Design Datapath, start of the top module:
module Datapath(input clk,
					input reset,
					output [31:0] imem_addr,
					input [31:0] imem_rdata,
					output [31:0] dmem_addr,
					output [31:0] dmem_wdata,
					output dmem_we,
					input [31:0] dmem_rdata,
					output wb_valid,
					output [4:0] wb_rd,
					output [31:0] wb_data);
For scale: roughly 6100 cells after synthesis, about 200 I/O pins, about 67000 µm² of cells after synthesis.
clock: 7.86 ns
lec_check: 0
cap_margin: 20
core_margin: 2
core_utilization: 55
max_routing_layer: met4
place_density: 0.6
setup_slack_margin: 1.93
slew_margin: 20
tns_end_percent: 35
run.sh (not shown) runs the stock make flow with config.mk's settings and CLKGATE_MAP_FILE=.
The first run produced a layout that fails on negative setup slack.
Then changed:
Settings changed: ABC_AREA set to 0, CORE_ASPECT_RATIO set to 0.84, CORE_UTILIZATION 55 to 72, CTS_CLUSTER_DIAMETER set to 51, CTS_CLUSTER_SIZE set to 76, GPL_TIMING_DRIVEN set to 1, HOLD_SLACK_MARGIN set to -0.08, PLACE_DENSITY 0.6 to 0.66, SETUP_SLACK_MARGIN 1.93 to -0.95.
Clock period 7.86 ns to 6.37 ns, I/O delays scaled along.
Result:
- The new run aborted during global routing
- area after synthesis stays the same
- die area decreases by 23%
- synthesized cell count does not change
Then changed:
Settings changed: ABC_AREA 0 to unset, CORE_ASPECT_RATIO 0.84 to unset, CORE_UTILIZATION 72 to 57, CTS_CLUSTER_DIAMETER 51 to unset, CTS_CLUSTER_SIZE 76 to unset, GPL_TIMING_DRIVEN 1 to unset, HOLD_SLACK_MARGIN -0.08 to unset, MAX_ROUTING_LAYER met4 to unset, PLACE_DENSITY 0.66 to unset, SETUP_SLACK_MARGIN -0.95 to 2.06, TNS_END_PERCENT 35 to unset.
Clock period 6.37 ns to 8.21 ns, I/O delays scaled along.
This time the run completed, yet does not pass: negative setup slack.
Die size is higher by a quarter to a third.
Synthesized cell count stays the same.
Area after synthesis stays the same.

* * *

== run 1 ==
The RTL this note starts from:
==> flow/design.v <==
module ALU(in1,
				in2, 
				op, 
				result);
	output reg [31:0] result;
	input [31:0] in1, in2;
	input [3:0] op;  
	always @(*) begin
		case(op)
			4'b0001 : begin  
				result = in1 & in2;
			end
			4'b0010 : begin  
				result = in1 | in2;
			end
			4'b0011 : begin  
				result = in1 ^ in2;
			end
			4'b0100 : begin  
				result = in1 + in2;
			end
			4'b0101 : begin 
				result = in1 - in2;
			end
			4'b0110 : begin  
				result = in1 >> in2[4:0];
			end
			4'b0111 : begin  
				result = in1 << in2[4:0];
			end
			4'b1000 : begin  
				result = $signed(in1) >>> in2[4:0];
			end
			4'b1001 : begin  
				result = in1 <<< in2[4:0];
			end
			4'b1010 : begin  
				result = in1 + in2;
			end
			4'b1011 : begin  
				result = {31'b0, $signed(in1) < $signed(in2)};
			end
			4'b1100 : begin  
				result = {31'b0, in1 < in2};
			end
			default : begin 
				result = 32'b0;
			end
		endcase
	end
endmodule
module BCompare(input [31:0] op1, input [31:0] op2, input BrUn, output reg BEQ, output reg BLT);
	always@(*)begin
		BEQ = 1'b0;
		BLT = 1'b0;
		if(~BrUn)begin 
			if(op1 == op2) begin
				BEQ = 1'b1;
			end
			if($signed(op1) < $signed(op2)) begin
				BLT = 1'b1;
			end
		end
		else begin
			if({1'b0, op1} == {1'b0, op2}) begin
				BEQ = 1'b1;
			end
			if({1'b0,op1} < {1'b0, op2}) begin
				BLT = 1'b1;
			end
		end
	end
endmodule
module ControlUnit(IWord, PCSelect, RegWEn, ImmSel, BrUn, BEQ, BLT, BSel, ASel, ALUOP, WBSel, MemRW);
input [31:0] IWord;
input BEQ, BLT;
output reg PCSelect, RegWEn, ImmSel, BSel, ASel, WBSel, MemRW, BrUn;
output reg [3:0] ALUOP;
always@(*) begin
	PCSelect = 1'b0;
	RegWEn = 1'b0;
	ImmSel = 1'b0;
	BSel = 1'b0;
	ASel = 1'b0;
	MemRW = 1'b0;
	WBSel = 1'b1;
	BrUn = 1'b0;
	ALUOP = 4'h4;
	case(IWord[6:0])
		7'b0110011: begin  
			PCSelect = 1'b0;
			RegWEn = 1'b1;
			ImmSel = 1'b0;
			BSel = 1'b0;
			ASel = 1'b0;
			MemRW = 1'b0;
			WBSel = 1'b1;
			BrUn = 1'b0;
			case(IWord[14:12])
				3'h0 : begin
					case(IWord[30])
						 1'b0 : begin  
							ALUOP = 4'h4;
						 end
						 1'b1 : begin  
							ALUOP = 4'h5;
						end
					endcase
				end
				3'h1 : begin  
					ALUOP = 4'h7;
				end
				3'h2 : begin  
					ALUOP = 4'hb;
				end
				3'h3 : begin  
					ALUOP = 4'hc;
				end
				3'h4 : begin  
					ALUOP = 4'h3;
				end
				3'h5 : begin 
					case(IWord[30]) 
						1'b1: begin  
							ALUOP = 4'h8;
						end
						1'b0:begin  
							ALUOP = 4'h6;
						end
					endcase
				end
				3'h6 : begin  
					ALUOP = 4'h2;
				end
				3'h7 : begin  
					ALUOP = 4'h1;
				end
			endcase
		end
		7'b0010011 : begin  
			PCSelect = 1'b0;
			RegWEn = 1'b1;
			ImmSel = 1'b1;
			BSel = 1'b1;
			ASel = 1'b0;
			MemRW = 1'b0;
			WBSel = 1'b1;
			BrUn = 1'b0;
			case(IWord[14:12])
					3'h0 : begin  
							ALUOP = 4'h4;
					end
					3'h1 : begin  
						ALUOP = 4'h7;
					end
					3'h2 : begin  
						ALUOP = 4'hb;
					end
					3'h3 : begin  
						ALUOP = 4'hc;
					end
					3'h4 : begin  
						ALUOP = 4'h3;
					end
					3'h5 : begin 
						case(IWord[30])
							1'b0 : begin
								ALUOP = 4'h6;
							end
							1'b1 : begin
								ALUOP = 4'h8;
							end
						endcase
					end
					3'h6 : begin  
						ALUOP = 4'h2;
					end
					3'h7 : begin  
						ALUOP = 4'h1;
					end
			endcase
		end
		7'b0000011 : begin  
			PCSelect = 1'b0;
			RegWEn = 1'b1;
			ImmSel = 1'b1;
			BSel = 1'b1;
			ASel = 1'b0;
			ALUOP = 4'h4;
			MemRW = 1'b0;
			WBSel = 1'b0;
			BrUn = 1'b0;
		end
		7'b0100011 : begin  
			PCSelect = 1'b0;
			RegWEn = 1'b0;
			ImmSel = 1'b1;
			BSel = 1'b1;
			ASel = 1'b0;
			ALUOP = 4'h4;
			MemRW = 1'b1;
			WBSel = 1'b1;
		end
		7'b1100011 : begin  
			RegWEn = 1'b0;
			ImmSel = 1'b1;
			case(IWord[14:12]) 
				3'h0 : begin
					BrUn = 1'b0;
					PCSelect = BEQ;
				end
				3'h1 : begin
					BrUn = 1'b0;
					PCSelect = ~BEQ;
				end
				3'h4 : begin
					BrUn = 1'b0;
					PCSelect = BLT;
				end
				3'h5 : begin
					BrUn = 1'b0;
					PCSelect = BEQ | ~BLT;
				end
				3'h6 : begin
					BrUn = 1'b1;
					PCSelect = BLT;
				end
				3'h7 : begin
					BrUn = 1'b1;
					PCSelect = BEQ | ~BLT;
				end
				default:
				;
			endcase
			BSel = 1'b1;
			ASel = 1'b1;
			ALUOP = 4'h4;
			MemRW = 1'b0;
			WBSel = 1'b1;
		end
		default:
		;
	endcase
end
endmodule
module ImmExtend(input [12:0] imm, output reg [31:0] extend);
	always @(*) begin
		extend = {{19{imm[12]}}, imm};
	end
endmodule
module PC(input PCSel, input [31:0] branchVal, input clk, input reset, output reg [31:0] PCVal);
	always @(posedge clk) begin
		if(reset) begin
			PCVal <= 32'b0;
		end
		else if(PCSel) begin
			PCVal <= branchVal;
		end
		else begin
			PCVal <= PCVal + 3'b100;
		end
	end
endmodule
module RegFile(rs1, rs2, rd, din, out1, out2, clk, reset, enable, rw);
reg [31:0] steve [31:0];
integer i;
input [4:0] rd, rs1, rs2;
input clk, reset, enable, rw;
input [31:0] din;
output reg [31:0] out1, out2;
	always @(posedge clk) begin
		if (enable) begin
			if(reset) begin
				for( i = 0; i <= 31; i = i + 1 ) begin 
					steve[i] <= 32'b0;	
				end
			end
			else if(rw && rd != 5'd0) begin
				steve[rd] <= din; 
			end
		end
	end
	always @(*) begin
		out1 = 32'b0;
		out2 = 32'b0;
		if(enable) begin
			out1 = (rs1 == 5'd0) ? 32'b0 : steve[rs1];
			out2 = (rs2 == 5'd0) ? 32'b0 : steve[rs2];
		end
	end
endmodule
module Datapath(input clk,
					input reset,
					output [31:0] imem_addr,
					input [31:0] imem_rdata,
					output [31:0] dmem_addr,
					output [31:0] dmem_wdata,
					output dmem_we,
					input [31:0] dmem_rdata,
					output wb_valid,
					output [4:0] wb_rd,
					output [31:0] wb_data);
reg [31:0] WB;
wire PCSelect, RegWEn, ImmSel, BrUn, BEQ, BLT, BSel, ASel, WBSel, MemRW;
wire [3:0] ALUOP;
wire [31:0] longImm, IWord, data1Val, data2Val, result, PCVal, DmemOut;
reg [31:0] alu1, alu2;
reg [12:0] imm;
reg [4:0] rs1, rs2, rd;
assign IWord = imem_rdata;
assign imem_addr = PCVal;
RegFile regs(IWord[19:15], IWord[24:20], IWord[11:7], WB, data1Val, data2Val, clk, reset, 1'b1 , RegWEn);
BCompare compare(data1Val, data2Val, BrUn, BEQ, BLT);
ControlUnit cu(IWord, PCSelect, RegWEn, ImmSel, BrUn, BEQ, BLT, BSel, ASel, ALUOP, WBSel, MemRW);
PC pc(PCSelect, WB, clk, reset, PCVal);
ImmExtend longBoi(imm, longImm);
ALU alu(alu1, alu2, ALUOP, result);
assign dmem_addr = result;
assign dmem_wdata = data2Val;
assign dmem_we = MemRW & ~reset;
assign DmemOut = dmem_rdata;
assign wb_valid = RegWEn & (rd != 5'd0) & ~reset;
assign wb_rd = rd;
assign wb_data = WB;
	always@(*) begin
		if(ASel) begin
			alu1 = PCVal;
		end
		else begin
			alu1 = data1Val;
		end
		if(BSel) begin
			alu2 = longImm;
		end
		else begin
			alu2 = data2Val;
		end
		if(WBSel) begin
			WB = result;
		end
		else begin
			WB = DmemOut;
		end
		if(IWord[6:0] == 7'b1100011)begin  
			imm = {IWord[31], IWord[7], IWord[30:25], IWord[11:8], 1'b0};
		end
		else if(IWord[6:0] == 7'b0100011)begin  
			imm = {IWord[31], IWord[31:25], IWord[11:7]};
		end
		else begin
			imm = {IWord[31], IWord[31:20]};
		end
		rs1 = IWord[19:15];
		rs2 = IWord[24:20];
		rd = IWord[11:7];
	end
endmodule
==> flow/config.mk <==
export PLATFORM = sky130hd
export DESIGN_NAME = Datapath
export DESIGN_NICKNAME = Datapath
export VERILOG_FILES = /design/flow/design.v
export SDC_FILE = /design/flow/constraint.sdc
export NUM_CORES = 4
export LEC_CHECK = 0
export CAP_MARGIN = 20
export CORE_MARGIN = 2
export CORE_UTILIZATION = 65
export PLACE_DENSITY = 0.6
export SLEW_MARGIN = 20
==> flow/constraint.sdc <==
create_clock -name core_clock -period 13.8 [get_ports {clk}]
set_input_delay 2.7600 -clock core_clock [delete_from_list [all_inputs] [get_ports {clk}]]
set_output_delay 2.7600 -clock core_clock [all_outputs]
set_load 0.01 [all_outputs]
What ended run 1 was a tool error in 5_1_grt; the run never finished.
### run 1 -> run 2
Settings: CORE_UTILIZATION now 40, was 65.
Notes after the runs:
Run 1 -> run 2: share of the yosys chip area belonging to registers delta 0, exact match
Compared with run 1, run 2 shows a higher area of placed instances.
Summary of the comparison: cell count after placement is higher in run 2, relative to run 1.
Of run 1 and run 2, just one finished clean: run 2.
Row die boundary width: run 2 higher / run 1 lower
### run 2 -> run 3
Settings: a change of CORE_UTILIZATION from 40 to 72; a change of PLACE_DENSITY from 0.6 to 0.39; a change of the clock period (ns, I/O delays scaled along) from 13.8 to 5.91.
## What came out
- Run 2 and run 3: one clean run, run 2; the rest did not finish clean.
- What ended run 3 was a tool error in 5_1_grt; the run never finished.
- Relative to run 2, worst slack at placement has decreased by 3520 ps in run 3.
- Side by side, placed cell area turned out higher in run 3 than in run 2.
- Looking at number of core rows, run 3 sits 25% lower than run 2 does.
- Diff run 2 -> run 3: post-placement cell count climbed 163; die extent in y fell about 25%; die width decreased 25%; area of the synthesized netlist per yosys stat now sits at about the same level.
### run 3 -> run 4
Settings: CORE_ASPECT_RATIO now 0.84, previously not set; HOLD_SLACK_MARGIN now -0.0, previously not set; CTS_CLUSTER_DIAMETER now 51, previously not set; CORE_UTILIZATION now 56, was 72; CORE_MARGIN now 3, was 2; TNS_END_PERCENT now 35, previously not set; PLACE_DENSITY now 0.61, was 0.39; MAX_ROUTING_LAYER now met4, previously not set; GPL_TIMING_DRIVEN now 1, previously not set; the clock period (ns, I/O delays scaled along) now 7.7, was 5.91.
[summary]
Run 3 -> run 4: area fraction in compound gates after synthesis delta 0, exact match. Diff run 3 -> run 4 | width of the die | up by more than 10%. Of run 3 and run 4, only run 3 never reached the final stage. Changes observed in run 4 relative to run 3: count of standard-cell rows up 2.7%; cell count after synthesis ~0 delta. Run 4 vs. run 3: weighted congestion at the end of routability-driven global placement lost 21%; buffers inserted during post-CTS setup optimization lost 123.
